===== design/flow/run.sh =====
#!/bin/bash
# the make line also repeats each setting of config.mk as NAME=value (left out here)
make -C /OpenROAD-flow-scripts/flow DESIGN_CONFIG=/design/flow/config.mk WORK_HOME=/design/flow/orfs CLKGATE_MAP_FILE= finish

===== design/flow/constraint.sdc =====
create_clock -name core_clock -period 5.77 [get_ports {clk}]
set_input_delay 1.1540 -clock core_clock [delete_from_list [all_inputs] [get_ports {clk}]]
set_output_delay 1.1540 -clock core_clock [all_outputs]
set_load 0.01 [all_outputs]

===== design/flow/design.v =====
`timescale 1ns / 1ps
module checkfr_fsm(
    input [31:0] num_in,
    input clk, rst, r_i,
    output res,
    output reg r_o
    );
    reg [4:0] lst;
    reg [4:0] iter;
    reg res_rg;
    reg [1:0] state;
    reg [31:0] num;
    always@(posedge clk)
    begin
        if(rst)
            state <= 2'b00;
        else
        case(state)
        2'b00: if(r_i)
            begin
                lst <= 5'b11111;
                iter <= 0;
                res_rg <= 0;
                num <= num_in;
                state <= 2'b01;
            end
        2'b01:
            begin
                for(iter = 0; iter <= 22; iter = iter + 1)
                begin
                    if (lst == 5'b11111 && num[iter])
                        lst = iter;
                    else
                        lst = lst;
                end
                state <= 2'b10;
            end
        2'b10:
            begin
                if (num[30:23] > 7'b1111111)
                begin
                   res_rg = num[31] || ((22-(num[30:23]-7'b1111111)) >= lst) && (lst!=5'b11111);
                end
                else
                begin
                    res_rg = 1;
                end
                state <= 2'b00;
            end
        default:
            state <= 2'b00;
        endcase
    end
    always@(posedge clk)
    begin
        if(rst)
            r_o <= 0;
        else if(state == 2'b10)
            r_o <= 1;
        else
            r_o <= 0;
    end
    assign res = res_rg;
endmodule
`timescale 1ns / 1ps
module sum_fsm(
    input clk, rst, r_i,
    input [31:0] a, b,
    output [31:0] res,
    output reg r_o
    );
    reg [3:0] state;
    reg [31:0] mx;
    reg [31:0] mn;
    reg [24:0] mant;
    reg [22:0] mant_res;
    reg [8:0] exp;
    reg [4:0] carry;
    reg [4:0] iter;
    reg [31:0] res_reg;
    always@(posedge clk)
    begin
        if(rst)
            state <= 3'b000;
        else
        case(state)
            3'b000:
            begin
                state <= 3'b001;
                mx <= 0;
                mn <= 0;
                mant_res <= 0;
                mant <= 0;
                exp <= 0;
                carry <= 0;
                iter <= 0;
                res_reg <= 0;
            end
            3'b001: if(r_i)
            begin
                mx = (a[30:23] > b[30:23]) ? a : (((a[30:23] == b[30:23])) ? (a[22:0] > b[22:0] ? a : b) : b );
                mn = (a == mx) ? b : a;
                state <= 3'b010;
            end
            3'b010:
            begin
                mant <= (mx[31]^mn[31]) ? {1'b1, mx[22:0]} - ({1'b1, mn[22:0]} >> (mx[30:23]-mn[30:23])): {1'b1, mx[22:0]}+({1'b1, mn[22:0]} >> (mx[30:23]-mn[30:23]));
                state <= 3'b011;
            end
            3'b011:
            begin
                for(iter = 0; iter <= 24; iter = iter + 1)
                begin
                    if(mant[iter])
                        carry = iter;
                    else
                        carry = carry;
                end
                state <= 3'b100;
            end
            3'b100:
            begin
                mant_res <= mant[24] ? (mant >> 1) : (mant << (23-carry)); 
                state <= 3'b101;
            end
            3'b101:
            begin
                exp <= mx[30:23]+carry-5'b10111;
                state <= 3'b110;
            end
            3'b110:
            begin
                res_reg <= mx[31] ? {1'b1, exp[7:0], mant_res} : {1'b0, exp[7:0], mant_res};
                state <= 3'b111;
            end
            3'b111:
                state <= 3'b000;
            default:
                state <= 3'b000;
        endcase
    end
    always@(posedge clk)
    begin
        if(rst)
            r_o <= 0;
        else
        case(state)
            3'b000: r_o <= 0;
            3'b111: r_o <= 1;
        endcase
    end
    assign res = res_reg;
endmodule
`timescale 1ns / 1ps
module del_fsm(
    input [31:0] n, x,
    input clk, rst, r_i,
    output [31:0] res,
    output reg r_o
    );
    reg [24:0] divisible;
    reg [24:0] divider;
    reg [7:0] divs_exp;
    reg [7:0] divd_exp;
    reg divd_fb;
    reg divs_fb;
    reg [4:0] state;
    reg [4:0] iter;
    reg [23:0] mant_res;
    reg [24:0] reminder;
    reg [4:0] carry;
    reg [4:0] carry_sh;
    reg [8:0] exp;
    reg [31:0] res_reg;
    always@(posedge clk)
    begin
        if(rst)
            state <= 5'b00000;
        else
        case(state)
            5'b00000:
            begin
                divisible <= 0;
                divider <= 0;
                divs_exp <= 0;
                divd_exp <= 0;
                divd_fb <= 0;
                divs_fb <= 0;
                iter <= 0;
                mant_res <= 0;
                reminder <= 0;
                carry <= 0;
                res_reg <= 0;
                state <= 5'b00001;
            end
            5'b00001: if(r_i)
            begin
                divisible <= {1'b1, n[22:0]};
                divider <= {1'b1, x[22:0]};
                divs_exp <= n[30:23];
                divd_exp <= x[30:23];
                divd_fb <= n[31];
                divs_fb <= x[31];
                state <= 5'b00010;
            end
            5'b00010:
            begin
                if(divisible >= divider)
                begin
                    divisible <= divisible-divider;
                    mant_res <= mant_res +1'b1;
                    state <= 5'b00010;
                end
                else
                begin
                    reminder <= divisible;
                    state <= 5'b00011;
                end
            end
            5'b00011:
            begin
                reminder <= reminder << 1;
                state <= 5'b00100;
            end
            5'b00100:
            begin
                if(!mant_res[23])
                    state <= 5'b00101;
                else
                    state <= 5'b01010;  
            end
            5'b00101:
            begin
                if(reminder < divider)
                begin
                    mant_res <= mant_res << 1;
                    reminder <= reminder << 1;
                    state <= 5'b01001;
                end
                else
                    state <= 5'b00110;
            end
            5'b00110:
            begin
                mant_res <= (mant_res << 1) + 1'b1;
                state <= 5'b00111;
            end
            5'b00111:
            begin
                reminder <= reminder - divider;
                state <= 5'b01000;
            end
            5'b01000:
            begin
                reminder <= reminder << 1;
                state <= 5'b01001;
            end
            5'b01001:
            begin
                if(iter < 22)
                begin
                    iter <= iter + 1;
                    state <= 5'b00100;
                end
                else
                begin
                    state <= 5'b01010;
                    iter <= 0;
                end
            end
            5'b01010:  
            begin
                if(iter <= 23)
                    state <= 5'b01011;
                else
                    state <= 5'b01100;
            end
            5'b01011:
            begin
                if(mant_res[iter])
                begin
                    carry <= iter;
                    state <= 5'b01101;
                end
                else
                    state <= 5'b01101;
            end
            5'b01101:
            begin
                iter <= iter + 1;
                state <= 5'b01010;
            end
            5'b01100:
            begin
                carry_sh <= 23 - carry;
                state <= 5'b01110;
            end
            5'b01110:
            begin
                mant_res <= mant_res << carry_sh;
                state <= 5'b01111;
            end
            5'b01111:
            begin
                exp <= {1'b0,divs_exp}+7'b1111111-{1'b0,divd_exp};
                state <= 5'b10000;
            end
            5'b10000:
            begin
                res_reg <= {divs_fb^divd_fb, exp[7:0]-5'b10111+carry, mant_res[22:0]};
                state <= 5'b10001;
            end
            5'b10001:
            begin
                state <= 5'b00000;
            end
            default:
                state <= 5'b00000;
        endcase
    end
    always@(posedge clk)
    begin
        if(rst)
            r_o <= 0;
        else if(state == 5'b10001)
            r_o <= 1;
        else
            r_o <= 0;
    end    
    assign res = res_reg;
endmodule
`timescale 1ns / 1ps
module pow2_fsm(
    input [31:0] x,  
    input clk,
    input rst,
    input r_i,
    output [31:0] res,
    output err,
    output reg r_o
    );
    reg [8:0] exp_in;
    reg [22:0] mant_in;
    reg fb;
    reg [8:0] exp;
    reg [47:0] mant;
    reg [22:0] mant_res;
    reg [2:0] state;
    reg [31:0] res_reg;
    reg over;
    always@(posedge clk)
    begin
        if(rst)
            state <= 3'b000;
        else
        case(state)
        3'b000: if(r_i)
        begin
            exp_in <= x[30:23];
            mant_in <= x[22:0];
            fb <= x[31];
            exp <= 0;
            mant <= 0;
            mant_res <= 0;
            over <= 0;
            res_reg <= 0;
            state <= 3'b001;
        end
        3'b001:
        begin
            mant <= {1'b1,mant_in}*{1'b1,mant_in};
            state <= 3'b010;
        end
        3'b010:
        begin
            mant_res <= mant[47] ? mant[46:24] : mant[45:23];  
            state <= 3'b011;
        end
        3'b011:
        begin
            exp <= {1'b0,exp_in}+{1'b0,exp_in}-9'b001111111+mant[47];
            state <= 3'b100;
        end
        3'b100:
        begin
            res_reg = {1'b0, exp[7:0], mant_res};
            over = exp_in[7] ? {exp_in, mant_in} > res_reg[30:0] : {exp_in, mant_in} < res_reg[30:0];
            state <= 3'b101;
        end
        3'b101:
        begin
            state <= 3'b000;
        end
        default:
            state <= 3'b000;
        endcase
    end
    always@(posedge clk)
    begin
        if(rst)
            r_o <= 0;
        else if(state == 3'b101)
            r_o <= 1;
        else
            r_o <= 0;
    end
    assign res = res_reg;
    assign err = over;
endmodule
`timescale 1ns / 1ps
module fsm(
    input [15:0] dataIn,
    input R_I,
    input reset,
    input clk,
    output reg r_o,
    output reg [1:0] err,
    output [31:0] dataOut,
    output ready
    );
    reg [3:0] state;
    reg [31:0] reg_x;
    reg [31:0] reg_n;
    reg [31:0] counter;
    reg [31:0] step1;
    reg [31:0] step2;
    reg fr_i;
    reg fr_flag;
    wire fr_o;
    wire fr_res;
    reg incr_i;
    reg incr_flag;
    wire incr_o;
    wire [31:0] inc_res;
    reg sm_ri;
    reg sm_flag;
    wire sm_ro;
    wire [31:0] sm_res;
    reg dl_ri;
    reg dl_flag;
    wire dl_ro;
    wire [31:0] dl_res;
    reg pw_ri;
    reg pw_flag;
    wire pw_ro;
    wire pw_err;
    wire [31:0] pw_res;
    always@(posedge clk)
    begin
        if(reset)
        begin
            state <= 0;
            fr_i <= 0;
            incr_i <= 0;
            sm_ri <= 0;
            dl_ri <= 0;
            pw_ri <= 0;
        end
        else
        begin
            case(state)
                4'b0000:
                begin
                    reg_x <= 0;
                    reg_n <= 0;
                    counter <= 0;
                    err <= 0;
                    state <= 4'b0001;
                    fr_i <= 0;
                    fr_flag <= 1;
                    incr_i <= 0;
                    incr_flag <= 1;
                    sm_ri <= 0;
                    sm_flag <= 1;
                    dl_ri <= 0;
                    dl_flag <= 1;
                    pw_ri <= 0;
                    pw_flag <= 1;
                end
                4'b0001: if(R_I)
                begin
                    reg_x[31:16] <= dataIn;
                    state <= 4'b0010;
                end
                4'b0010: if(R_I)
                begin
                    reg_x[15:0] <= dataIn;
                    if ({reg_x[31:16], dataIn} == 0)
                    begin 
                        err <= 2'b11;
                        state <= 4'b1110;
                    end
                    else
                        state <= 4'b0011;    
                end
                4'b0011: if(R_I)
                begin
                    reg_n[31:16] <= dataIn;
                    state <= 4'b0100;
                end
                4'b0100: if(R_I)
                begin
                    reg_n[15:0] <= dataIn;
                    state <= 4'b1100;
                end
                4'b1100:  
                begin
                    if(fr_o)
                    begin
                        if(fr_res)
                        begin
                            err <= 2'b10;
                            reg_x <= 0;
                            fr_flag <= 1;
                            state <= 4'b1110;
                        end
                        else
                        begin
                            fr_flag <= 1;
                            state <= 4'b1101;
                        end
                    end
                    else
                    begin
                        if(fr_flag)
                        begin
                            fr_i <= 1;
                            fr_flag <= 0;
                        end
                        else
                            fr_i <= 0;
                   end
                end
                4'b1101:
                begin
                    state <= 4'b0101;
                end
                4'b0101:  
                begin
                    if(incr_o)
                    begin
                        counter <= inc_res;
                        if (inc_res[30:23]>reg_n[30:23] ? 1 : (inc_res[30:23]==reg_n[30:23] ? inc_res[22:0]>=reg_n[22:0] : 0))
                        begin
                            state <= 4'b0000;
                            incr_flag <= 1;
                        end
                        else
                        begin
                            incr_flag <= 1;
                            state <= 4'b0110;
                        end
                    end
                    else
                    begin
                        if(incr_flag)
                        begin
                            incr_i <= 1;
                            incr_flag <= 0;
                        end
                        else
                            incr_i <= 0;
                    end    
                end
                4'b0110:  
                begin
                    if(pw_ro)
                    begin
                        if (pw_err)
                        begin
                            err <= 2'b01;
                            reg_x <= 0;
                            state <= 4'b1110;
                            pw_flag <= 1;
                        end
                        else
                        begin
                            pw_flag <= 1;
                            step1 <= pw_res;
                            state <= 4'b0111;
                        end
                    end
                    else
                    begin
                        if(pw_flag)
                        begin
                            pw_ri <= 1;
                            pw_flag <= 0;
                        end
                        else
                            pw_ri <= 0;
                    end
                end
                4'b0111:  
                begin
                    if(dl_ro)
                    begin
                        dl_flag <= 1;
                        step2 <= dl_res;
                        state <= 4'b1000;
                    end
                    else
                    begin
                        if(dl_flag)
                        begin
                            dl_ri <= 1;
                            dl_flag <= 0;
                        end
                        else
                            dl_ri <= 0;
                   end
                end
                4'b1000:  
                begin
                    if(sm_ro)
                    begin
                        sm_flag <= 1;
                        reg_x <= sm_res;
                        state <= 4'b1110;
                    end
                    else
                    begin
                        if(sm_flag)
                        begin
                            sm_ri <= 1;
                            sm_flag <= 0;
                        end
                        else
                            sm_ri <= 0;
                    end
                end
                4'b1110:  
                begin
                    if(err==0)
                        state <= 4'b0101;
                    else
                        state <= 4'b0000;
                end
            endcase 
        end
    end
    always@(posedge clk)
    begin
        if(reset)
            r_o <= 0;
        else
        case(state)
            4'b0000: r_o <= 0;
            4'b0101: r_o <= 0;
            4'b1110: r_o <= 1;
            4'b1101: r_o <= 1;
        endcase
    end
    assign dataOut = reg_x;
    assign ready = (state == 4'b0001) || (state == 4'b0010) ||
                   (state == 4'b0011) || (state == 4'b0100);
    checkfr_fsm FR(
        .clk(clk),
        .rst(reset),
        .r_i(fr_i),
        .num_in(reg_n),
        .res(fr_res),
        .r_o(fr_o)
    );
    sum_fsm INCR(
        .clk(clk),
        .rst(reset),
        .r_i(incr_i),
        .r_o(incr_o),
        .a(counter),
        .b(32'b00111111100000000000000000000000),
        .res(inc_res)
    );
    sum_fsm SM(
        .clk(clk),
        .rst(reset),
        .r_i(sm_ri),
        .r_o(sm_ro),
        .a(step1),
        .b(step2),
        .res(sm_res)
    );
    pow2_fsm PW(
        .clk(clk),
        .rst(reset),
        .r_i(pw_ri),
        .r_o(pw_ro),
        .x(reg_x),
        .err(pw_err),
        .res(pw_res)
    );
    del_fsm DL(
        .clk(clk),
        .rst(reset),
        .r_i(dl_ri),
        .r_o(dl_ro),
        .n(reg_n),
        .x(reg_x),
        .res(dl_res)
    );
endmodule

===== design/flow/config.mk =====
export PLATFORM = sky130hd
export DESIGN_NAME = fsm
export DESIGN_NICKNAME = fsm
export VERILOG_FILES = /design/flow/design.v
export SDC_FILE = /design/flow/constraint.sdc
export NUM_CORES = 4
export LEC_CHECK = 0
export ABC_AREA = 0
export CAP_MARGIN = 20
export CORE_MARGIN = 2
export CORE_UTILIZATION = 70
export CTS_CLUSTER_DIAMETER = 42
export CTS_CLUSTER_SIZE = 33
export GPL_TIMING_DRIVEN = 1
export HOLD_SLACK_MARGIN = -0.09
export MAX_ROUTING_LAYER = met4
export PLACE_DENSITY = 0.67
export SLEW_MARGIN = 35
export TNS_END_PERCENT = 40

==> impl_table.tex, run 1 <==
% Implementation results table
\begin{tabular}{lr}
\hline
Metric & Value \\
\hline
\multicolumn{2}{l}{\textbf{Synthesis}} \\
Synth area leader & sky130\_fd\_sc\_hd\_\_edfxtp\_1 \\
Top\_reg\_cell synth & sky130\_fd\_sc\_hd\_\_edfxtp\_1 \\
Area share of the largest cell type after synthesis & 36.53\% \\
Post-synthesis average cell area & 10.64 um2 \\
Chip area in the Yosys report & 66420 um2 \\
Number of synthesis warnings & 5 \\
Number of nets produced by synthesis & 7143 \\
Cell area after synthesis & 66420 um2 \\
Ranking of synthesized cells by instance count & sky130\_fd\_sc\_hd\_\_edfxtp\_1, sky130\_fd\_sc\_hd\_\_inv\_1, sky130\_fd\_sc\_hd\_\_ha\_1 \\
Count of instantiated cells in the yosys netlist & 6240 \\
Multiplexer share of the synthesized area & 5.184\% \\
Most frequent cell after synthesis & sky130\_fd\_sc\_hd\_\_edfxtp\_1 \\
Main area contributors after synthesis & sky130\_fd\_sc\_hd\_\_edfxtp\_1, sky130\_fd\_sc\_hd\_\_fa\_1, sky130\_fd\_sc\_hd\_\_ha\_1, sky130\_fd\_sc\_hd\_\_inv\_1, sky130\_fd\_sc\_hd\_\_and2\_1 \\
Synth unique cells & 93 \\
Number of standard cells after synthesis & 6240 \\
Synth Area in XOR/XNOR & 3.108\% \\
Comb area leader & adder cells \\
Simple share & 14.93\% \\
Post-synth EDFFs & 808 \\
Share of synthesized cell area in and-or and or-and compound cells & 10.75\% \\
Fraction of the mapped netlist area in adder cells & 21.55\% \\
Share of synthesized registers carrying an async set or reset & 0\% \\
Sequential fraction of the synthesis area & 38.52\% \\
\#FFs+latches synth & 874 \\
\multicolumn{2}{l}{\textbf{Job}} \\
Max capacitance violation total & 0 \\
Number of warnings in the stage logs & 39 \\
\multicolumn{2}{l}{\textbf{Final timing}} \\
Final WS setup & -1.765 ns \\
Fmax & 132.7 MHz \\
Slew headroom & 36.62\% \\
Number of hold-slack violations in the final timing report & 0 \\
Unrepaired setup endpoints after global routing & yes \\
Minimum clock period & 7.535 ns \\
Number of pins with negative max-slew slack in the final report & 0 \\
Total of endpoints with negative setup slack in the final report & 35 \\
Setup TNS & -36.87 ns \\
Tcrit/Tclk final & 130.6\% \\
Least-Margin Pin Slew & 0.9494 ns \\
Worst-case clock skew & 0.03608 ns \\
\multicolumn{2}{l}{\textbf{Clocking}} \\
Max Buffers Root-to-Sink & 3 \\
Clock transition time at the flip-flop clock pins of the worst setup and hold paths & 0.07 ns \\
Number of clock sinks & 874 \\
TritonCTS clock tree & yes \\
CTS root buf & sky130\_fd\_sc\_hd\_\_clkbuf\_16 \\
H-tree levels & 3 \\
CTS Hold Bufs & 0 \\
Cts bufs inserted & 105 \\
Clock latency of the later-clocked register in the worst-skew pair & 0.71 ns \\
\multicolumn{2}{l}{\textbf{Setup path}} \\
Worst reg2reg path endpoint & PW.mant[44]\$\_SDFFCE\_PN0P\_ \\
CP Class & reg -> reg \\
Register-to-Register Setup Slack & -1.76 ns \\
Worst reg2reg path depth & 29 \\
Startpoint kind of the worst setup timing path & register \\
Number of logic stages on the critical path including buffering & 29 \\
Worst setup EP type & register \\
Data arrival time of the critical path & 8.03 ns \\
Data required time at the worst endpoint & 6.27 ns \\
Max Fanout on Critical Path & 5 \\
Worst setup path endpoint & PW.mant[44]\$\_SDFFCE\_PN0P\_ \\
Slowest cell delay on critical path & 0.54 ns \\
Launching instance or port of the critical path & PW.mant\_in[6]\$\_DFFE\_PP\_ \\
Reg2reg start & PW.mant\_in[6]\$\_DFFE\_PP\_ \\
Kind of cell adding the most delay to the critical path & adder cells \\
Buf+Inv Stages, Crit Path & 11 \\
Library cell appearing most often on the critical path & sky130\_fd\_sc\_hd\_\_fa\_1 \\
Slowest-stage cell, CP & sky130\_fd\_sc\_hd\_\_or4\_4 \\
\multicolumn{2}{l}{\textbf{Route}} \\
Number of vias per cell & 6.326 \\
Via count & 51.27k \\
Number of nets still failing antenna checks after routing & 0 \\
Final wirelength & 187900 um \\
Iter 0 DRT Violations & 6774 \\
DR pass1 iterations & 9 \\
Number of design rule violations left after detail routing & 0 \\
Drt wl/cell & 23.19 um \\
\multicolumn{2}{l}{\textbf{Min path}} \\
WHS Endpoint & step2[31]\$\_DFFE\_PP\_ \\
Worst hold path type & reg -> reg \\
Hold wc startpoint & DL.res\_reg[31]\$\_SDFFCE\_PN0P\_ \\
Cells on Worst Hold Path & 0 \\
\multicolumn{2}{l}{\textbf{Placement}} \\
Post-placement cell area & 72220 um2 \\
Routability Congestion & 1.003 \\
Number of buffer cells added on primary ports & 54 \\
HPWL after detailed placement & 141000 um \\
\multicolumn{2}{l}{\textbf{Power and ir drop}} \\
Switching Power & 4.692 mW \\
Pint & 12.16 mW \\
Clock net power & 6.95 mW \\
Worst VDD drop & 0.0002463 V \\
Sequential-cell power consumption & 7.24 mW \\
Portion of total power attributed to sequential cells & 43.0\% \\
Top power consumer group & registers \\
Switching power share of the total & 27.85\% \\
Total power density per cell area & 219.5 nW/um2 \\
Power drawn by the combinational cells & 2.65 mW \\
Fraction of power consumed by combinational cells & 15.7\% \\
Proportion of power drawn by the clock network & 41.3\% \\
Leak & 33.03 nW \\
\multicolumn{2}{l}{\textbf{Global route}} \\
Remaining global-route overflow & 0 \\
Global routing usage summed across all routing layers & 39.46\% \\
Vias in the first global route & 51.47k \\
Antenna violations before repair & 3 \\
Pin count of the biggest net entering global routing & 70 \\
Global-route wire length before repair & 288600 um \\
\multicolumn{2}{l}{\textbf{Floorplan}} \\
DIE WIDTH & 312.0 um \\
IO Pins & 55 \\
Die Area & 97360 um2 \\
Cell Rows & 112 \\
Area of the core & 93610 um2 \\
Height of the chip & 312.0 um \\
Share of the core filled by cells before placement & 70.95\% \\
\multicolumn{2}{l}{\textbf{Layout}} \\
Signed area change from the synthesized netlist to the final layout & 15.59\% \\
Net count, final & 7656 \\
Count of filler cells inserted in the layout & 5505 \\
Final std cell area, no fill & 76770 um2 \\
\multicolumn{2}{l}{\textbf{Outcome}} \\
Outcome & complete, but fails checks \\
Layout check failures & setup timing \\
\hline
\end{tabular}
## layer usage
layer | track usage, % | vias to the layer above | routed length, um
li1 | - | 22803 | -
met1 | 52.05 | 24896 | 73190
met2 | 60.38 | 2913 | 86680
met3 | 7.538 | 657 | 18780
met4 | 16.81 | 0 | 9286
met5 | - | - | 0
## stage by stage
stage	hold slack (ns)	util, %	power, mW	std cells	setup WS (ns)
6_report	0.4029	82.01	16.85	8105	-1.765
5_1_grt	0.4156	82.00	17.29	8101	-1.981
4_1_cts	0.4026	81.73	16.77	8093	-1.613
3_5_place_dp	0.4045	77.15	9.888	7865	-2.046
3_3_place_gp	0.4005	77.08	9.818	7862	-1.874
2_1_floorplan	0.4003	-	8.804	6240	-1.568
## timing repair
action / in CTS / in global routing
endpoints found under the setup margin: 39 / 45
gates cloned: 2 / 0
gates resized: 94 / 41
pin swaps: 55 / 15
buffers inserted: 29 / 3
## area by class of cell
type | instances | area, um2 | share of cell area [%]
repair buffers | 656 | 5301 | 6.905
flip-flops and latches | 874 | 25590 | 33.33
inverters | 793 | 2983 | 3.885
clock inverters | 84 | 955.9 | 1.245
clock buffers | 114 | 2745 | 3.576
multi-input cells | 4323 | 37610 | 48.99
diodes | 7 | 17.52 | 0.02282
well taps | 1254 | 1569 | 2.044
==> inputs of run 2 (changes only) <==
Settings changed: ABC_AREA 0 to default, CORE_UTILIZATION 70 to 72, CTS_CLUSTER_DIAMETER 42 to default, CTS_CLUSTER_SIZE 33 to 21, GPL_TIMING_DRIVEN 1 to default, HOLD_SLACK_MARGIN -0.09 to default, MAX_ROUTING_LAYER met4 to default, PLACE_DENSITY 0.67 to default, PLACE_DENSITY_LB_ADDON from default to 0.03, SETUP_SLACK_MARGIN from default to 2.01, SLEW_MARGIN 35 to 20, TNS_END_PERCENT 40 to default.
Clock period 5.77 ns to 7.11 ns, I/O delays scaled along.
==> run 2 against run 1 <==
  * Still fails the layout checks on setup timing
  * Sequential power shrank 19%
  * Via count up 0.61%
  * Clock skew is 0.015 ns higher
  * Critical path type unchanged
  * Routed wire length rose by 3.8%
  * Non-clock buffer count fell by 217
==> impl_table.tex, run 2 <==
% Implementation results table
\begin{tabular}{lr}
\hline
Metric & Value \\
\hline
\multicolumn{2}{l}{\textbf{Placement}} \\
HPWL after detailed placement & 135800 um \\
Cell Count Post-Placement & 7443 \\
Post-placement cell area & 69590 um2 \\
Number of buffer cells added on primary ports & 54 \\
Routability Congestion & 0.9896 \\
\multicolumn{2}{l}{\textbf{Synthesis}} \\
Most frequent cell after synthesis & sky130\_fd\_sc\_hd\_\_edfxtp\_1 \\
Comb area leader & adder cells \\
Number of synthesis warnings & 5 \\
Fraction of the mapped netlist area in adder cells & 21.55\% \\
Synth Area in XOR/XNOR & 3.108\% \\
Multiplexer share of the synthesized area & 5.184\% \\
Cell area after synthesis & 66420 um2 \\
Synth area leader & sky130\_fd\_sc\_hd\_\_edfxtp\_1 \\
Simple share & 14.93\% \\
Sequential fraction of the synthesis area & 38.52\% \\
Share of synthesized registers carrying an async set or reset & 0\% \\
Chip area in the Yosys report & 66420 um2 \\
Number of nets produced by synthesis & 7143 \\
Area share of the largest cell type after synthesis & 36.53\% \\
\#FFs+latches synth & 874 \\
Top\_reg\_cell synth & sky130\_fd\_sc\_hd\_\_edfxtp\_1 \\
Ranking of synthesized cells by instance count & sky130\_fd\_sc\_hd\_\_edfxtp\_1, sky130\_fd\_sc\_hd\_\_inv\_1, sky130\_fd\_sc\_hd\_\_ha\_1 \\
Post-synth EDFFs & 808 \\
Count of instantiated cells in the yosys netlist & 6240 \\
Share of synthesized cell area in and-or and or-and compound cells & 10.75\% \\
Number of standard cells after synthesis & 6240 \\
Main area contributors after synthesis & sky130\_fd\_sc\_hd\_\_edfxtp\_1, sky130\_fd\_sc\_hd\_\_fa\_1, sky130\_fd\_sc\_hd\_\_ha\_1, sky130\_fd\_sc\_hd\_\_inv\_1, sky130\_fd\_sc\_hd\_\_and2\_1 \\
Synth unique cells & 93 \\
Post-synthesis average cell area & 10.64 um2 \\
\multicolumn{2}{l}{\textbf{Power and ir drop}} \\
Total power density per cell area & 176.1 nW/um2 \\
Portion of total power attributed to sequential cells & 44.0\% \\
Power drawn by the combinational cells & 2.56 mW \\
Sequential-cell power consumption & 5.89 mW \\
Clock net power & 4.95 mW \\
Fraction of power consumed by combinational cells & 19.1\% \\
Top power consumer group & registers \\
Switching Power & 3.797 mW \\
Worst VDD drop & 0.0002259 V \\
Switching power share of the total & 28.35\% \\
Leak & 31.97 nW \\
Proportion of power drawn by the clock network & 36.9\% \\
Pint & 9.597 mW \\
\multicolumn{2}{l}{\textbf{Final timing}} \\
Setup TNS & -7.504 ns \\
Minimum clock period & 7.654 ns \\
Final WS setup & -0.5439 ns \\
Tcrit/Tclk final & 107.6\% \\
Total of endpoints with negative setup slack in the final report & 20 \\
Fmax & 130.7 MHz \\
Slew headroom & 26.25\% \\
Least-Margin Pin Slew & 1.104 ns \\
Worst-case clock skew & 0.05139 ns \\
Number of pins with negative max-slew slack in the final report & 0 \\
Number of hold-slack violations in the final timing report & 0 \\
Unrepaired setup endpoints after global routing & yes \\
\multicolumn{2}{l}{\textbf{Setup path}} \\
Library cell appearing most often on the critical path & sky130\_fd\_sc\_hd\_\_fa\_1 \\
Data arrival time of the critical path & 8.07 ns \\
Kind of cell adding the most delay to the critical path & adder cells \\
Startpoint kind of the worst setup timing path & register \\
Worst setup path endpoint & PW.mant[44]\$\_SDFFCE\_PN0P\_ \\
Max Fanout on Critical Path & 3 \\
Worst reg2reg path depth & 27 \\
Reg2reg start & PW.mant\_in[14]\$\_DFFE\_PP\_ \\
Buf+Inv Stages, Crit Path & 7 \\
Worst reg2reg path endpoint & PW.mant[44]\$\_SDFFCE\_PN0P\_ \\
Slowest cell delay on critical path & 0.55 ns \\
CP Class & reg -> reg \\
Data required time at the worst endpoint & 7.53 ns \\
Register-to-Register Setup Slack & -0.54 ns \\
Slowest-stage cell, CP & sky130\_fd\_sc\_hd\_\_fa\_1 \\
Worst setup EP type & register \\
Number of logic stages on the critical path including buffering & 27 \\
Launching instance or port of the critical path & PW.mant\_in[14]\$\_DFFE\_PP\_ \\
\multicolumn{2}{l}{\textbf{Route}} \\
Drt wl/cell & 25.05 um \\
Final wirelength & 195200 um \\
DR pass1 iterations & 14 \\
Number of nets still failing antenna checks after routing & 0 \\
Iter 0 DRT Violations & 6512 \\
Number of design rule violations left after detail routing & 0 \\
Via count & 51.58k \\
Number of vias per cell & 6.621 \\
\multicolumn{2}{l}{\textbf{Global route}} \\
Vias in the first global route & 51.20k \\
Remaining global-route overflow & 0 \\
Global-route wire length before repair & 291000 um \\
Pin count of the biggest net entering global routing & 70 \\
Global routing usage summed across all routing layers & 40.24\% \\
Antenna violations before repair & 8 \\
\multicolumn{2}{l}{\textbf{Layout}} \\
Final std cell area, no fill & 76060 um2 \\
Post-layout instance count excluding filler cells & 7791 \\
Net count, final & 7427 \\
Signed area change from the synthesized netlist to the final layout & 14.52\% \\
\multicolumn{2}{l}{\textbf{Outcome}} \\
Outcome & complete, but fails checks \\
Layout check failures & setup timing \\
\multicolumn{2}{l}{\textbf{Min path}} \\
Cells on Worst Hold Path & 0 \\
Hold wc startpoint & DL.res\_reg[23]\$\_SDFFCE\_PN0P\_ \\
WHS Endpoint & step2[23]\$\_DFFE\_PP\_ \\
Worst hold path type & reg -> reg \\
\multicolumn{2}{l}{\textbf{Clocking}} \\
Cts bufs inserted & 92 \\
Number of clock sinks & 874 \\
H-tree levels & 3 \\
Clock latency of the later-clocked register in the worst-skew pair & 0.70 ns \\
TritonCTS clock tree & yes \\
Clock transition time at the flip-flop clock pins of the worst setup and hold paths & 0.07 ns \\
Max Buffers Root-to-Sink & 3 \\
CTS root buf & sky130\_fd\_sc\_hd\_\_clkbuf\_16 \\
\multicolumn{2}{l}{\textbf{Job}} \\
Number of warnings in the stage logs & 37 \\
Max capacitance violation total & 0 \\
\multicolumn{2}{l}{\textbf{Floorplan}} \\
Share of the core filled by cells before placement & 72.57\% \\
Area of the core & 91520 um2 \\
DIE WIDTH & 307.7 um \\
Die Area & 94690 um2 \\
Height of the chip & 307.7 um \\
Cell Rows & 111 \\
IO Pins & 55 \\
\hline
\end{tabular}
==> run 2: timing repair <==
| item | in CTS | in global routing |
|---|---|---|
| buffers inserted | 110 | 60 |
| pin swaps | 122 | 79 |
| resized | 234 | 162 |
| cloned | 3 | 0 |
| hold buffers | 0 | 0 |
| endpoints found under the setup margin | 60 | 58 |
==> run 2: cell type report <==
| cell class | count | area (um2) |
|---|---|---|
| Antenna cell | 6 | 15.01 |
| Clock buffer | 113 | 2464 |
| Clock inverter | 56 | 554.3 |
| Fill cell | 5053 | 15470 |
| Inverter | 793 | 2992 |
| Multi-Input combinational cell | 4324 | 39220 |
| Sequential cell | 874 | 25590 |
| Tap cell | 1186 | 1484 |
| Timing Repair Buffer | 439 | 3744 |
==> run 2: per-layer routing <==
layer / track usage [%] / wire length [um] / part of all wire, %
met1: 52.46 / 70880 / 36
met2: 63.84 / 89480 / 46
met3: 9.731 / 22730 / 12
met4: 19.22 / 12030 / 6.2
met5: 0 / 32 / 0.016
==> run 2: per-stage QoR <==
step	util (%)	total power, mW	hold slack (ns)	setup WS [ns]
final	83.10	13.39	0.3901	-0.5439
after detailed placement	76.03	7.705	0.4045	-0.6010
after global placement	76.03	7.664	0.4012	-0.4606
after global routing	83.09	13.69	0.4203	-0.7646
after CTS	81.68	12.88	0.4069	-0.4233
after floorplan	-	7.197	0.4003	-0.2261
==> inputs of run 3 (changes only) <==
Settings changed: ABC_AREA from default to 0, CTS_CLUSTER_DIAMETER from default to 194, CTS_CLUSTER_SIZE 21 to 13, GPL_TIMING_DRIVEN from default to 1, PLACE_DENSITY from default to 0.35, PLACE_DENSITY_LB_ADDON 0.03 to default, SETUP_SLACK_MARGIN 2.01 to 0.92, SLEW_MARGIN 20 to 35.
Clock period 7.11 ns to 7.01 ns, I/O delays scaled along.
==> run 3 against run 2 <==
  * Still fails the layout checks on setup timing
  * Combinational power down 19%
  * Core utilization fell by 2.3 points
  * First-iteration DRC count decreased by 2.1%
  * Critical endpoint is now PW.mant[46]$_SDFFCE_PN0P_
  * Die size unchanged
  * Final cell count decreased by 0.90%
  * Sequential share of layout area increased by 0.96 points
  * Cell area is 2.7% lower
  * Worst hold slack improved by 0.020 ns
  * Synthesized cell count unchanged
  * Sequential power grew 1%
==> impl_table.tex, run 3 <==
% Implementation results table
\begin{tabular}{lr}
\hline
Metric & Value \\
\hline
\multicolumn{2}{l}{\textbf{Clocking}} \\
Max Buffers Root-to-Sink & 3 \\
Cts bufs inserted & 77 \\
CTS root buf & sky130\_fd\_sc\_hd\_\_clkbuf\_16 \\
Clock latency of the later-clocked register in the worst-skew pair & 0.67 ns \\
TritonCTS clock tree & yes \\
H-tree levels & 3 \\
Clock transition time at the flip-flop clock pins of the worst setup and hold paths & 0.08 ns \\
Number of clock sinks & 874 \\
\multicolumn{2}{l}{\textbf{Setup path}} \\
Kind of cell adding the most delay to the critical path & adder cells \\
Buf+Inv Stages, Crit Path & 8 \\
Worst setup path endpoint & PW.mant[46]\$\_SDFFCE\_PN0P\_ \\
Register-to-Register Setup Slack & -0.67 ns \\
Slowest cell delay on critical path & 0.57 ns \\
Slowest-stage cell, CP & sky130\_fd\_sc\_hd\_\_fa\_1 \\
Worst setup EP type & register \\
Data arrival time of the critical path & 8.08 ns \\
CP Class & reg -> reg \\
Worst reg2reg path depth & 28 \\
Data required time at the worst endpoint & 7.41 ns \\
Max Fanout on Critical Path & 7 \\
Launching instance or port of the critical path & PW.mant\_in[11]\$\_DFFE\_PP\_ \\
Number of logic stages on the critical path including buffering & 28 \\
Reg2reg start & PW.mant\_in[11]\$\_DFFE\_PP\_ \\
Library cell appearing most often on the critical path & sky130\_fd\_sc\_hd\_\_fa\_1 \\
Worst reg2reg path endpoint & PW.mant[46]\$\_SDFFCE\_PN0P\_ \\
Startpoint kind of the worst setup timing path & register \\
\multicolumn{2}{l}{\textbf{Power and ir drop}} \\
Pint & 8.778 mW \\
Proportion of power drawn by the clock network & 33.5\% \\
Power drawn by the combinational cells & 2.07 mW \\
Leak & 31.19 nW \\
Sequential-cell power consumption & 5.96 mW \\
Top power consumer group & registers \\
Switching power share of the total & 27.40\% \\
Switching Power & 3.314 mW \\
Clock net power & 4.05 mW \\
Fraction of power consumed by combinational cells & 17.2\% \\
Portion of total power attributed to sequential cells & 49.3\% \\
Total power density per cell area & 163.5 nW/um2 \\
Worst VDD drop & 0.0001876 V \\
\multicolumn{2}{l}{\textbf{Final timing}} \\
Number of pins with negative max-slew slack in the final report & 0 \\
Slew headroom & 40.88\% \\
Hold slack & 0.4096 ns \\
Fmax & 130.2 MHz \\
Worst-case clock skew & 0.03066 ns \\
Final WS setup & -0.6686 ns \\
Tcrit/Tclk final & 109.5\% \\
Total of endpoints with negative setup slack in the final report & 21 \\
Minimum clock period & 7.679 ns \\
Least-Margin Pin Slew & 0.8868 ns \\
Setup TNS & -10.04 ns \\
Unrepaired setup endpoints after global routing & yes \\
Number of hold-slack violations in the final timing report & 0 \\
\multicolumn{2}{l}{\textbf{Min path}} \\
Cells on Worst Hold Path & 0 \\
WHS Endpoint & step2[9]\$\_DFFE\_PP\_ \\
Hold wc startpoint & DL.res\_reg[9]\$\_SDFFCE\_PN0P\_ \\
Worst hold path type & reg -> reg \\
\multicolumn{2}{l}{\textbf{Global route}} \\
Antenna violations before repair & 1 \\
Global routing usage summed across all routing layers & 38.58\% \\
Remaining global-route overflow & 0 \\
Global-route wire length before repair & 280100 um \\
Pin count of the biggest net entering global routing & 71 \\
Vias in the first global route & 49.87k \\
\multicolumn{2}{l}{\textbf{Placement}} \\
Routability Congestion & 0.9709 \\
Number of buffer cells added on primary ports & 54 \\
HPWL after detailed placement & 134700 um \\
Cell Count Post-Placement & 7504 \\
Post-placement cell area & 69890 um2 \\
\multicolumn{2}{l}{\textbf{Synthesis}} \\
Share of synthesized cell area in and-or and or-and compound cells & 10.75\% \\
Share of synthesized registers carrying an async set or reset & 0\% \\
Synth unique cells & 93 \\
Cell area after synthesis & 66420 um2 \\
Fraction of the mapped netlist area in adder cells & 21.55\% \\
Chip area in the Yosys report & 66420 um2 \\
Synth Area in XOR/XNOR & 3.108\% \\
Ranking of synthesized cells by instance count & sky130\_fd\_sc\_hd\_\_edfxtp\_1, sky130\_fd\_sc\_hd\_\_inv\_1, sky130\_fd\_sc\_hd\_\_ha\_1 \\
\#FFs+latches synth & 874 \\
Area share of the largest cell type after synthesis & 36.53\% \\
Number of standard cells after synthesis & 6240 \\
Number of nets produced by synthesis & 7143 \\
Sequential fraction of the synthesis area & 38.52\% \\
Multiplexer share of the synthesized area & 5.184\% \\
Count of instantiated cells in the yosys netlist & 6240 \\
Post-synthesis average cell area & 10.64 um2 \\
Comb area leader & adder cells \\
Simple share & 14.93\% \\
Number of synthesis warnings & 5 \\
Post-synth EDFFs & 808 \\
Synth area leader & sky130\_fd\_sc\_hd\_\_edfxtp\_1 \\
Main area contributors after synthesis & sky130\_fd\_sc\_hd\_\_edfxtp\_1, sky130\_fd\_sc\_hd\_\_fa\_1, sky130\_fd\_sc\_hd\_\_ha\_1, sky130\_fd\_sc\_hd\_\_inv\_1, sky130\_fd\_sc\_hd\_\_and2\_1 \\
Most frequent cell after synthesis & sky130\_fd\_sc\_hd\_\_edfxtp\_1 \\
Top\_reg\_cell synth & sky130\_fd\_sc\_hd\_\_edfxtp\_1 \\
\multicolumn{2}{l}{\textbf{Layout}} \\
Final std cell area, no fill & 73970 um2 \\
Post-layout instance count excluding filler cells & 7721 \\
Signed area change from the synthesized netlist to the final layout & 11.37\% \\
Net count, final & 7390 \\
Count of filler cells inserted in the layout & 5410 \\
\multicolumn{2}{l}{\textbf{Job}} \\
Number of warnings in the stage logs & 39 \\
Max capacitance violation total & 0 \\
\multicolumn{2}{l}{\textbf{Floorplan}} \\
Share of the core filled by cells before placement & 72.57\% \\
Height of the chip & 307.7 um \\
IO Pins & 55 \\
Area of the core & 91520 um2 \\
Cell Rows & 111 \\
Die Area & 94690 um2 \\
DIE WIDTH & 307.7 um \\
\multicolumn{2}{l}{\textbf{Route}} \\
Drt wl/cell & 23.79 um \\
Number of vias per cell & 6.497 \\
DR pass1 iterations & 12 \\
Iter 0 DRT Violations & 6378 \\
Final wirelength & 183700 um \\
Via count & 50.16k \\
Number of nets still failing antenna checks after routing & 0 \\
Number of design rule violations left after detail routing & 0 \\
\multicolumn{2}{l}{\textbf{Outcome}} \\
Layout check failures & setup timing \\
Outcome & complete, but fails checks \\
\hline
\end{tabular}
-- run 3: repair_timing --
action	CTS	global route
gates resized	118	116
pin swaps	69	57
buffers inserted	50	39
gates cloned	0	0
setup endpoints to repair	39	36
hold buffers	0	0
-- run 3: through the flow --
step           utilization (%)  total power [mW]  setup slack [ns]
4_1_cts                  79.78             11.84           -0.5227
5_1_grt                  80.81             12.41           -0.8621
2_1_floorplan                -             7.247           -0.3271
6_report                 80.82             12.09           -0.6686
3_5_place_dp             76.36             7.808           -0.9074
3_3_place_gp             76.25             7.766           -0.7506
-- run 3: routing by layer --
layer	up-vias	wire length (um)	track usage, %
met2	2881	85140	61.35
li1	22184	-	-
met3	622	18840	7.494
met5	-	0	0
met1	24475	70370	52.25
met4	0	9342	16.52
-- run 3: cell type report --
| cell class | instances | area (um2) | area share [%] |
|---|---|---|---|
| repair buffers | 418 | 3496 | 4.726 |
| clock inverters | 6 | 56.30 | 0.07612 |
| flip-flops and latches | 874 | 25590 | 34.60 |
| well taps | 1186 | 1484 | 2.006 |
| clock buffers | 117 | 2141 | 2.894 |
| multi-input cells | 4323 | 38210 | 51.65 |
| diodes | 4 | 10.01 | 0.01353 |
| inverters | 793 | 2984 | 4.034 |
==> inputs of run 4 (changes only) <==
Settings changed: ABC_AREA 0 to 1, CAP_MARGIN 20 to 15, CELL_PAD_IN_SITES_DETAIL_PLACEMENT from default to 1, CELL_PAD_IN_SITES_GLOBAL_PLACEMENT from default to 1, CORE_UTILIZATION 72 to 47, CTS_CLUSTER_SIZE 13 to default, PLACE_DENSITY 0.35 to default, PLACE_DENSITY_LB_ADDON from default to 0.04, SETUP_SLACK_MARGIN 0.92 to default.
Clock period 7.01 ns to 6.12 ns, I/O delays scaled along.
==> run 4 against run 3 <==
  * The layout still fails its checks (setup timing)
  * Setup slack got worse by 1.8 ns
  * Global-route usage fell by 5.5 points
  * Power rose by 54%
  * Count of clock-buffer cells in the layout rose by 1
  * Sequential power rose by 15%
  * Clock skew rose by 0.018 ns
  * Synthesized cell count rose by 21%
  * Critical path depth rose by 16
  * Area after synthesis fell by 1.1%
  * Sequential share of layout area fell by 3.0 points
  * Critical path type unchanged
  * Critical endpoint is now PW.mant[42]$_SDFFCE_PN0P_
  * Highest routed layer is now met5
==> impl_table.tex, run 4 <==
% Implementation results table
\begin{tabular}{lr}
\hline
Metric & Value \\
\hline
\multicolumn{2}{l}{\textbf{Outcome}} \\
Layout check failures & setup timing \\
Outcome & complete, but fails checks \\
\multicolumn{2}{l}{\textbf{Placement}} \\
Routability Congestion & 0.9158 \\
Setup Slack @ Placement & -2.710 ns \\
HPWL after detailed placement & 173300 um \\
Number of buffer cells added on primary ports & 54 \\
\multicolumn{2}{l}{\textbf{Layout}} \\
Signed area change from the synthesized netlist to the final layout & 23.28\% \\
Register cell area after layout & 25590 um2 \\
Multi-input logic area & 35550 um2 \\
Net count, final & 9225 \\
Count of filler cells inserted in the layout & 16.01k \\
\multicolumn{2}{l}{\textbf{Final timing}} \\
Final WS setup & -2.434 ns \\
Least-Margin Pin Slew & 0.9128 ns \\
Tcrit/Tclk final & 139.8\% \\
Setup TNS & -62.53 ns \\
Minimum clock period & 8.554 ns \\
Number of pins with negative max-slew slack in the final report & 0 \\
Slew headroom & 39.15\% \\
Worst-case clock skew & 0.04858 ns \\
Total of endpoints with negative setup slack in the final report & 47 \\
Fmax & 116.9 MHz \\
Number of hold-slack violations in the final timing report & 0 \\
Unrepaired setup endpoints after global routing & yes \\
\multicolumn{2}{l}{\textbf{Clocking}} \\
TritonCTS clock tree & yes \\
CTS Hold Bufs & 0 \\
Cts bufs inserted & 99 \\
CTS root buf & sky130\_fd\_sc\_hd\_\_clkbuf\_16 \\
Clock transition time at the flip-flop clock pins of the worst setup and hold paths & 0.07 ns \\
Number of clock sinks & 874 \\
H-tree levels & 3 \\
Clock latency of the later-clocked register in the worst-skew pair & 0.73 ns \\
Max Buffers Root-to-Sink & 3 \\
\multicolumn{2}{l}{\textbf{Power and ir drop}} \\
Worst VDD drop & 0.0002619 V \\
Pint & 12.81 mW \\
Switching power share of the total & 31.02\% \\
Total design power & 18.57 mW \\
Portion of total power attributed to sequential cells & 36.8\% \\
Leak & 38.53 nW \\
Proportion of power drawn by the clock network & 34.8\% \\
Power drawn by the combinational cells & 5.26 mW \\
Top power consumer group & registers \\
Fraction of power consumed by combinational cells & 28.3\% \\
Total power density per cell area & 229.4 nW/um2 \\
Switching Power & 5.761 mW \\
Clock net power & 6.46 mW \\
Sequential-cell power consumption & 6.84 mW \\
\multicolumn{2}{l}{\textbf{Global route}} \\
Pin count of the biggest net entering global routing & 65 \\
Vias in the first global route & 60.72k \\
Antenna violations before repair & 9 \\
Global routing usage summed across all routing layers & 33.06\% \\
Global-route wire length before repair & 359800 um \\
Remaining global-route overflow & 0 \\
\multicolumn{2}{l}{\textbf{Floorplan}} \\
IO Pins & 55 \\
Cell Rows & 137 \\
Height of the chip & 377.8 um \\
Die Area & 142800 um2 \\
Share of the core filled by cells before placement & 47.19\% \\
Area of the core & 139200 um2 \\
DIE WIDTH & 377.8 um \\
\multicolumn{2}{l}{\textbf{Min path}} \\
Cells on Worst Hold Path & 0 \\
WHS Endpoint & step1[26]\$\_DFFE\_PP\_ \\
Worst hold path type & reg -> reg \\
Hold wc startpoint & PW.res\_reg[26]\$\_SDFFCE\_PN0P\_ \\
\multicolumn{2}{l}{\textbf{Synthesis}} \\
Most frequent cell after synthesis & sky130\_fd\_sc\_hd\_\_inv\_1 \\
Multiplexer share of the synthesized area & 0.1829\% \\
Share of synthesized cell area in and-or and or-and compound cells & 11.39\% \\
Synth unique cells & 65 \\
Top\_reg\_cell synth & sky130\_fd\_sc\_hd\_\_edfxtp\_1 \\
Share of synthesized registers carrying an async set or reset & 0\% \\
Synth Area in XOR/XNOR & 1.573\% \\
Post-synthesis average cell area & 8.705 um2 \\
Fraction of the mapped netlist area in adder cells & 21.79\% \\
Comb area leader & adder cells \\
Sequential fraction of the synthesis area & 38.95\% \\
Chip area in the Yosys report & 65680 um2 \\
Number of synthesis warnings & 5 \\
Synth area leader & sky130\_fd\_sc\_hd\_\_edfxtp\_1 \\
\#FFs+latches synth & 874 \\
Main area contributors after synthesis & sky130\_fd\_sc\_hd\_\_edfxtp\_1, sky130\_fd\_sc\_hd\_\_fa\_1, sky130\_fd\_sc\_hd\_\_inv\_1, sky130\_fd\_sc\_hd\_\_ha\_1, sky130\_fd\_sc\_hd\_\_nand2\_1 \\
Ranking of synthesized cells by instance count & sky130\_fd\_sc\_hd\_\_inv\_1, sky130\_fd\_sc\_hd\_\_nand2\_1, sky130\_fd\_sc\_hd\_\_edfxtp\_1 \\
Cell area after synthesis & 65680 um2 \\
Number of nets produced by synthesis & 8448 \\
Area share of the largest cell type after synthesis & 36.94\% \\
Post-synth EDFFs & 808 \\
Simple share & 15.14\% \\
Count of instantiated cells in the yosys netlist & 7545 \\
Number of standard cells after synthesis & 7545 \\
\multicolumn{2}{l}{\textbf{Setup path}} \\
Worst reg2reg path depth & 44 \\
Reg2reg start & PW.mant\_in[13]\$\_DFFE\_PP\_ \\
Register-to-Register Setup Slack & -2.43 ns \\
Launching instance or port of the critical path & PW.mant\_in[13]\$\_DFFE\_PP\_ \\
Startpoint kind of the worst setup timing path & register \\
Data arrival time of the critical path & 8.98 ns \\
CP Class & reg -> reg \\
Data required time at the worst endpoint & 6.55 ns \\
Library cell appearing most often on the critical path & sky130\_fd\_sc\_hd\_\_inv\_2 \\
Slowest-stage cell, CP & sky130\_fd\_sc\_hd\_\_fa\_1 \\
Buf+Inv Stages, Crit Path & 12 \\
Kind of cell adding the most delay to the critical path & adder cells \\
Worst reg2reg path endpoint & PW.mant[42]\$\_SDFFCE\_PN0P\_ \\
Slowest cell delay on critical path & 0.58 ns \\
Number of logic stages on the critical path including buffering & 44 \\
Worst setup path endpoint & PW.mant[42]\$\_SDFFCE\_PN0P\_ \\
Max Fanout on Critical Path & 5 \\
Worst setup EP type & register \\
\multicolumn{2}{l}{\textbf{Route}} \\
Number of nets still failing antenna checks after routing & 0 \\
Via count & 56.35k \\
Drt wl/cell & 23.13 um \\
Iter 0 DRT Violations & 4217 \\
Number of design rule violations left after detail routing & 0 \\
DR pass1 iterations & 5 \\
Final wirelength & 237900 um \\
Number of vias per cell & 5.479 \\
\multicolumn{2}{l}{\textbf{Job}} \\
Number of warnings in the stage logs & 37 \\
Max capacitance violation total & 0 \\
\hline
\end{tabular}
==> run 4: area by class of cell <==
cell class                      count  area share (%)
Antenna cell                        1        0.003091
Clock inverter                     68           1.057
Multi-Input combinational cell   4756           43.90
Inverter                         1660           7.714
Timing Repair Buffer              931           9.584
Clock buffer                      118           3.237
Sequential cell                   874           31.60
Tap cell                         1876           2.899
==> run 4: repair_timing <==
item,4_1_cts,5_1_grt
buffers inserted,347,107
resized,420,428
endpoints found under the hold margin,0,0
pin swaps,207,312
setup endpoints to repair,50,59
==> run 4: metrics by stage <==
stage / hold slack (ns) / instances / util, % / cell area [um2]
floorplan: 0.3915 / 7545 / - / 65940
global placement: 0.4008 / 9827 / 52.13 / 72560
detailed placement: 0.4056 / 9833 / 52.20 / 72660
CTS: 0.3879 / 10307 / 57.21 / 79630
global route: 0.3904 / 10283 / 58.17 / 80970
finish: 0.3943 / 10284 / 58.17 / 80970
==> run 4: routing by layer <==
layer | share of wire (%) | vias up | GRT usage (%)
met5 | 0.031 | - | 0
met4 | 4.5 | 12 | 13.86
met3 | 5.3 | 512 | 4.498
met2 | 49 | 1509 | 56.89
met1 | 41 | 28424 | 41.75
li1 | - | 25893 | -
==> inputs of run 5 (changes only) <==
Settings changed: ABC_AREA 1 to default, CAP_MARGIN 15 to 20, CELL_PAD_IN_SITES_DETAIL_PLACEMENT 1 to default, CELL_PAD_IN_SITES_GLOBAL_PLACEMENT 1 to default, CORE_UTILIZATION 47 to 71, CTS_CLUSTER_DIAMETER 194 to default, CTS_CLUSTER_SIZE from default to 21, GPL_TIMING_DRIVEN 1 to default, PLACE_DENSITY_LB_ADDON 0.04 to default, SETUP_SLACK_MARGIN from default to 1.46, SLEW_MARGIN 35 to 20.
Clock period 6.12 ns to 5.13 ns, I/O delays scaled along.
==> run 5 against run 4 <==
  * The layout still fails its checks (setup timing)
  * Global-route usage up 9.0 points
  * Cell area shrank 1.2%
  * Largest power group unchanged
  * First-iteration DRC count grew 100%
  * Maximum frequency is 10% higher
  * Die size fell by 33%
  * Largest cell class unchanged
  * Final cell count down 20%
  * Via count is 2.3% lower
==> impl_table.tex, run 5 <==
% Implementation results table
\begin{tabular}{lr}
\hline
Metric & Value \\
\hline
\multicolumn{2}{l}{\textbf{Power and ir drop}} \\
Worst VDD drop & 0.0002781 V \\
Sequential-cell power consumption & 8.17 mW \\
Clock net power & 7.09 mW \\
Pint & 13.88 mW \\
Fraction of power consumed by combinational cells & 22.1\% \\
Switching power share of the total & 29.14\% \\
Top power consumer group & registers \\
Portion of total power attributed to sequential cells & 41.7\% \\
Proportion of power drawn by the clock network & 36.2\% \\
Leak & 34.08 nW \\
Total power density per cell area & 244.8 nW/um2 \\
Power drawn by the combinational cells & 4.32 mW \\
Switching Power & 5.709 mW \\
\multicolumn{2}{l}{\textbf{Job}} \\
Max capacitance violation total & 0 \\
Number of warnings in the stage logs & 39 \\
\multicolumn{2}{l}{\textbf{Synthesis}} \\
Number of nets produced by synthesis & 7143 \\
\#FFs+latches synth & 874 \\
Synth area leader & sky130\_fd\_sc\_hd\_\_edfxtp\_1 \\
Fraction of the mapped netlist area in adder cells & 21.55\% \\
Post-synthesis average cell area & 10.64 um2 \\
Synth unique cells & 93 \\
Most frequent cell after synthesis & sky130\_fd\_sc\_hd\_\_edfxtp\_1 \\
Sequential fraction of the synthesis area & 38.52\% \\
Area share of the largest cell type after synthesis & 36.53\% \\
Number of standard cells after synthesis & 6240 \\
Count of instantiated cells in the yosys netlist & 6240 \\
Ranking of synthesized cells by instance count & sky130\_fd\_sc\_hd\_\_edfxtp\_1, sky130\_fd\_sc\_hd\_\_inv\_1, sky130\_fd\_sc\_hd\_\_ha\_1 \\
Post-synth EDFFs & 808 \\
Share of synthesized cell area in and-or and or-and compound cells & 10.75\% \\
Simple share & 14.93\% \\
Cell area after synthesis & 66420 um2 \\
Top\_reg\_cell synth & sky130\_fd\_sc\_hd\_\_edfxtp\_1 \\
Synth Area in XOR/XNOR & 3.108\% \\
Chip area in the Yosys report & 66420 um2 \\
Multiplexer share of the synthesized area & 5.184\% \\
Main area contributors after synthesis & sky130\_fd\_sc\_hd\_\_edfxtp\_1, sky130\_fd\_sc\_hd\_\_fa\_1, sky130\_fd\_sc\_hd\_\_ha\_1, sky130\_fd\_sc\_hd\_\_inv\_1, sky130\_fd\_sc\_hd\_\_and2\_1 \\
Comb area leader & adder cells \\
Share of synthesized registers carrying an async set or reset & 0\% \\
Number of synthesis warnings & 5 \\
\multicolumn{2}{l}{\textbf{Layout}} \\
Final std cell area, no fill & 80020 um2 \\
Signed area change from the synthesized netlist to the final layout & 20.49\% \\
Share of the core filled with cells & 86.00\% \\
Count of filler cells inserted in the layout & 4603 \\
Net count, final & 7823 \\
\multicolumn{2}{l}{\textbf{Setup path}} \\
Data arrival time of the critical path & 8.22 ns \\
CP Class & reg -> reg \\
Startpoint kind of the worst setup timing path & register \\
Number of logic stages on the critical path including buffering & 29 \\
Worst reg2reg path endpoint & PW.mant[46]\$\_SDFFCE\_PN0P\_ \\
Worst setup EP type & register \\
Worst setup path endpoint & PW.mant[46]\$\_SDFFCE\_PN0P\_ \\
Kind of cell adding the most delay to the critical path & adder cells \\
Reg2reg start & PW.mant\_in[3]\$\_DFFE\_PP\_ \\
Max Fanout on Critical Path & 10 \\
Slowest-stage cell, CP & sky130\_fd\_sc\_hd\_\_fa\_1 \\
Launching instance or port of the critical path & PW.mant\_in[3]\$\_DFFE\_PP\_ \\
Register-to-Register Setup Slack & -2.64 ns \\
Slowest cell delay on critical path & 0.58 ns \\
Buf+Inv Stages, Crit Path & 9 \\
Worst reg2reg path depth & 29 \\
Data required time at the worst endpoint & 5.58 ns \\
\multicolumn{2}{l}{\textbf{Placement}} \\
Routability Congestion & 0.9917 \\
Setup Slack @ Placement & -2.785 ns \\
Number of buffer cells added on primary ports & 54 \\
HPWL after detailed placement & 143800 um \\
Post-placement cell area & 73140 um2 \\
\multicolumn{2}{l}{\textbf{Final timing}} \\
Hold slack & 0.4186 ns \\
Slew headroom & 19.15\% \\
Tcrit/Tclk final & 151.5\% \\
Unrepaired setup endpoints after global routing & yes \\
Setup TNS & -75.34 ns \\
Least-Margin Pin Slew & 1.211 ns \\
Fmax & 128.7 MHz \\
Worst-case clock skew & 0.03811 ns \\
Total of endpoints with negative setup slack in the final report & 57 \\
Minimum clock period & 7.772 ns \\
Final WS setup & -2.642 ns \\
Number of pins with negative max-slew slack in the final report & 0 \\
Number of hold-slack violations in the final timing report & 0 \\
\multicolumn{2}{l}{\textbf{Floorplan}} \\
Cell Rows & 112 \\
Area of the core & 93050 um2 \\
Share of the core filled by cells before placement & 71.38\% \\
DIE WIDTH & 309.9 um \\
IO Pins & 55 \\
Height of the chip & 309.9 um \\
Die Area & 96010 um2 \\
\multicolumn{2}{l}{\textbf{Route}} \\
Via count & 55.04k \\
Number of design rule violations left after detail routing & 0 \\
DR pass1 iterations & 9 \\
Number of vias per cell & 6.668 \\
Final wirelength & 217400 um \\
Iter 0 DRT Violations & 8564 \\
Number of nets still failing antenna checks after routing & 0 \\
Drt wl/cell & 26.34 um \\
\multicolumn{2}{l}{\textbf{Clocking}} \\
H-tree levels & 3 \\
TritonCTS clock tree & yes \\
Clock latency of the later-clocked register in the worst-skew pair & 0.71 ns \\
CTS Hold Bufs & 0 \\
CTS root buf & sky130\_fd\_sc\_hd\_\_clkbuf\_16 \\
Cts bufs inserted & 89 \\
Number of clock sinks & 874 \\
Clock transition time at the flip-flop clock pins of the worst setup and hold paths & 0.07 ns \\
Max Buffers Root-to-Sink & 3 \\
\multicolumn{2}{l}{\textbf{Global route}} \\
Pin count of the biggest net entering global routing & 70 \\
Global routing usage summed across all routing layers & 42.11\% \\
Remaining global-route overflow & 0 \\
Antenna violations before repair & 7 \\
Vias in the first global route & 53.45k \\
Global-route wire length before repair & 306500 um \\
\multicolumn{2}{l}{\textbf{Outcome}} \\
Layout check failures & setup timing \\
Outcome & complete, but fails checks \\
\multicolumn{2}{l}{\textbf{Min path}} \\
Worst hold path type & reg -> reg \\
Hold wc startpoint & PW.res\_reg[9]\$\_SDFFCE\_PN0P\_ \\
WHS Endpoint & step1[9]\$\_DFFE\_PP\_ \\
Cells on Worst Hold Path & 0 \\
\hline
\end{tabular}
-- run 5: layout make-up --
cell class | instances | area, um2 | area share, %
Multi-Input combinational cell | 4324 | 39830 | 49.78
Sequential cell | 874 | 25590 | 31.97
Timing Repair Buffer | 838 | 6932 | 8.662
Inverter | 793 | 2992 | 3.738
Clock buffer | 110 | 2472 | 3.090
Tap cell | 1254 | 1569 | 1.961
Clock inverter | 57 | 629.4 | 0.7865
Antenna cell | 4 | 10.01 | 0.01251
-- run 5: metrics by stage --
stage / cells / total power, mW
after global routing: 8254 / 19.95
after detailed placement: 7926 / 11.44
final: 8254 / 19.59
after CTS: 8174 / 18.65
after global placement: 7926 / 11.37
after floorplan: 6240 / 10.05
-- run 5: metal layers --
layer / vias to the layer above / track usage, % / part of all wire (%)
met5: - / 0 / 0.0060
met4: 2 / 21.33 / 7.3
met3: 1109 / 8.833 / 12
met2: 4289 / 67.90 / 46
met1: 26530 / 54.38 / 34
li1: 23107 / - / -
-- run 5: repair_timing --
item | 4_1_cts | 5_1_grt
setup buffers | 78 | 75
pin swaps | 136 | 161
resized | 276 | 257
setup endpoints to repair | 189 | 218
gates cloned | 3 | 0
==> inputs of run 6 (changes only) <==
Settings changed: ABC_AREA from default to 0, CORE_UTILIZATION 71 to 47, CTS_CLUSTER_DIAMETER from default to 194, CTS_CLUSTER_SIZE 21 to default, GPL_TIMING_DRIVEN from default to 1, PLACE_DENSITY_LB_ADDON from default to 0.04, SETUP_SLACK_MARGIN 1.46 to default, SLEW_MARGIN 20 to 35.
Clock period 5.13 ns to 6.12 ns, I/O delays scaled along.
==> run 6 against run 5 <==
  * The layout still fails its checks (setup timing)
  * Via count decreased by 13%
  * Maximum frequency increased by 2.5%
  * Count of clock-buffer cells in the layout increased by 18
  * Critical path type unchanged
  * Worst hold slack lost 0.0012 ns
  * Global-route usage fell by 16 points
  * Clock power shrank 14%
  * Clock skew down 0.017 ns
  * Register-to-register slack improved by 1.2 ns
  * Largest cell class unchanged
==> impl_table.tex, run 6 <==
% Implementation results table
\begin{tabular}{lr}
\hline
Metric & Value \\
\hline
\multicolumn{2}{l}{\textbf{Outcome}} \\
Outcome & complete, but fails checks \\
Layout check failures & setup timing \\
\multicolumn{2}{l}{\textbf{Synthesis}} \\
Share of synthesized registers carrying an async set or reset & 0\% \\
Chip area in the Yosys report & 66420 um2 \\
\#FFs+latches synth & 874 \\
Multiplexer share of the synthesized area & 5.184\% \\
Ranking of synthesized cells by instance count & sky130\_fd\_sc\_hd\_\_edfxtp\_1, sky130\_fd\_sc\_hd\_\_inv\_1, sky130\_fd\_sc\_hd\_\_ha\_1 \\
Fraction of the mapped netlist area in adder cells & 21.55\% \\
Top\_reg\_cell synth & sky130\_fd\_sc\_hd\_\_edfxtp\_1 \\
Count of instantiated cells in the yosys netlist & 6240 \\
Post-synth EDFFs & 808 \\
Most frequent cell after synthesis & sky130\_fd\_sc\_hd\_\_edfxtp\_1 \\
Sequential fraction of the synthesis area & 38.52\% \\
Share of synthesized cell area in and-or and or-and compound cells & 10.75\% \\
Synth area leader & sky130\_fd\_sc\_hd\_\_edfxtp\_1 \\
Number of synthesis warnings & 5 \\
Simple share & 14.93\% \\
Cell area after synthesis & 66420 um2 \\
Post-synthesis average cell area & 10.64 um2 \\
Number of nets produced by synthesis & 7143 \\
Synth Area in XOR/XNOR & 3.108\% \\
Comb area leader & adder cells \\
Number of standard cells after synthesis & 6240 \\
Main area contributors after synthesis & sky130\_fd\_sc\_hd\_\_edfxtp\_1, sky130\_fd\_sc\_hd\_\_fa\_1, sky130\_fd\_sc\_hd\_\_ha\_1, sky130\_fd\_sc\_hd\_\_inv\_1, sky130\_fd\_sc\_hd\_\_and2\_1 \\
Synth unique cells & 93 \\
Area share of the largest cell type after synthesis & 36.53\% \\
\multicolumn{2}{l}{\textbf{Floorplan}} \\
DIE WIDTH & 379.9 um \\
Share of the core filled by cells before placement & 47.48\% \\
Cell Rows & 137 \\
Area of the core & 139900 um2 \\
IO Pins & 55 \\
Height of the chip & 379.9 um \\
Die Area & 144300 um2 \\
\multicolumn{2}{l}{\textbf{Setup path}} \\
Kind of cell adding the most delay to the critical path & adder cells \\
Number of logic stages on the critical path including buffering & 27 \\
Slowest-stage cell, CP & sky130\_fd\_sc\_hd\_\_fa\_1 \\
Worst reg2reg path depth & 27 \\
Register-to-Register Setup Slack & -1.46 ns \\
Worst setup path endpoint & PW.mant[44]\$\_SDFFCE\_PN0P\_ \\
Reg2reg start & PW.mant\_in[12]\$\_DFFE\_PP\_ \\
Max Fanout on Critical Path & 4 \\
Worst setup EP type & register \\
Library cell appearing most often on the critical path & sky130\_fd\_sc\_hd\_\_fa\_1 \\
Launching instance or port of the critical path & PW.mant\_in[12]\$\_DFFE\_PP\_ \\
Worst reg2reg path endpoint & PW.mant[44]\$\_SDFFCE\_PN0P\_ \\
Data arrival time of the critical path & 8.02 ns \\
Buf+Inv Stages, Crit Path & 7 \\
Slowest cell delay on critical path & 0.58 ns \\
Data required time at the worst endpoint & 6.56 ns \\
Startpoint kind of the worst setup timing path & register \\
CP Class & reg -> reg \\
\multicolumn{2}{l}{\textbf{Route}} \\
Iter 0 DRT Violations & 3820 \\
Number of nets still failing antenna checks after routing & 0 \\
Via count & 48.04k \\
Number of design rule violations left after detail routing & 0 \\
DR pass1 iterations & 8 \\
Final wirelength & 191300 um \\
Number of vias per cell & 5.530 \\
Drt wl/cell & 22.02 um \\
\multicolumn{2}{l}{\textbf{Layout}} \\
Count of filler cells inserted in the layout & 12.35k \\
Net count, final & 7624 \\
Signed area change from the synthesized netlist to the final layout & 16.59\% \\
Share of the core filled with cells & 55.36\% \\
\multicolumn{2}{l}{\textbf{Global route}} \\
Vias in the first global route & 47.71k \\
Global routing usage summed across all routing layers & 26.13\% \\
Global-route wire length before repair & 291200 um \\
Antenna violations before repair & 4 \\
Remaining global-route overflow & 0 \\
Pin count of the biggest net entering global routing & 72 \\
\multicolumn{2}{l}{\textbf{Clocking}} \\
CTS Hold Bufs & 0 \\
Max Buffers Root-to-Sink & 3 \\
CTS root buf & sky130\_fd\_sc\_hd\_\_clkbuf\_16 \\
Number of clock sinks & 874 \\
Clock transition time at the flip-flop clock pins of the worst setup and hold paths & 0.06 ns \\
Clock latency of the later-clocked register in the worst-skew pair & 0.71 ns \\
H-tree levels & 3 \\
TritonCTS clock tree & yes \\
Cts bufs inserted & 101 \\
\multicolumn{2}{l}{\textbf{Power and ir drop}} \\
Leak & 32.78 nW \\
Portion of total power attributed to sequential cells & 44.3\% \\
Total design power & 15.41 mW \\
Switching power share of the total & 26.71\% \\
Power drawn by the combinational cells & 2.51 mW \\
Switching Power & 4.116 mW \\
Top power consumer group & registers \\
Pint & 11.29 mW \\
Proportion of power drawn by the clock network & 39.4\% \\
Total power density per cell area & 199.0 nW/um2 \\
Worst VDD drop & 0.0002031 V \\
Sequential-cell power consumption & 6.83 mW \\
Clock net power & 6.07 mW \\
Fraction of power consumed by combinational cells & 16.3\% \\
\multicolumn{2}{l}{\textbf{Min path}} \\
Worst hold path type & reg -> reg \\
WHS Endpoint & step2[31]\$\_DFFE\_PP\_ \\
Hold wc startpoint & DL.res\_reg[31]\$\_SDFFCE\_PN0P\_ \\
Cells on Worst Hold Path & 0 \\
\multicolumn{2}{l}{\textbf{Final timing}} \\
Worst-case clock skew & 0.02149 ns \\
Minimum clock period & 7.584 ns \\
Setup TNS & -28.59 ns \\
Slew headroom & 40.39\% \\
Final WS setup & -1.464 ns \\
Least-Margin Pin Slew & 0.8918 ns \\
Hold slack & 0.4173 ns \\
Number of pins with negative max-slew slack in the final report & 0 \\
Tcrit/Tclk final & 123.9\% \\
Total of endpoints with negative setup slack in the final report & 25 \\
Number of hold-slack violations in the final timing report & 0 \\
Fmax & 131.9 MHz \\
Unrepaired setup endpoints after global routing & yes \\
\multicolumn{2}{l}{\textbf{Placement}} \\
Routability Congestion & 0.8920 \\
HPWL after detailed placement & 147000 um \\
Number of buffer cells added on primary ports & 54 \\
\multicolumn{2}{l}{\textbf{Job}} \\
Max capacitance violation total & 0 \\
Number of warnings in the stage logs & 37 \\
\hline
\end{tabular}
==> run 6: area by class of cell <==
| class | count | area, um2 | share of cell area (%) |
|---|---|---|---|
| Timing Repair Buffer | 628 | 5233 | 6.757 |
| Clock buffer | 128 | 2659 | 3.434 |
| Inverter | 793 | 2994 | 3.867 |
| Clock inverter | 58 | 626.9 | 0.8095 |
| Antenna cell | 7 | 17.52 | 0.02262 |
| Multi-Input combinational cell | 4323 | 37970 | 49.03 |
| Tap cell | 1876 | 2347 | 3.031 |
| Sequential cell | 874 | 25590 | 33.05 |
==> run 6: layer usage <==
metal  share of wire [%]  track usage (%)  vias to the layer above
li1                    -                -                    22699
met5                   0                0                        -
met3                 5.5            3.664                      237
met1                  46            37.75                    23851
met2                  46            41.62                     1251
met4                 2.5            6.239                        0
==> run 6: through the flow <==
stage,cell area [um2],worst slack [ns],cells
finish,77430,-1.464,8687
floorplan,66670,-1.217,6240
detailed placement,72740,-1.828,8438
global route,77420,-1.683,8680
CTS,76550,-1.407,8642
global placement,72630,-1.757,8434
==> run 6: repair_timing <==
| item | in CTS | in global routing |
|---|---|---|
| pin swaps | 45 | 68 |
| gates resized | 76 | 140 |
| cloned | 0 | 1 |
| setup buffers | 18 | 37 |
| setup endpoints to repair | 31 | 35 |
Power is estimated from default activity; no workload was simulated.
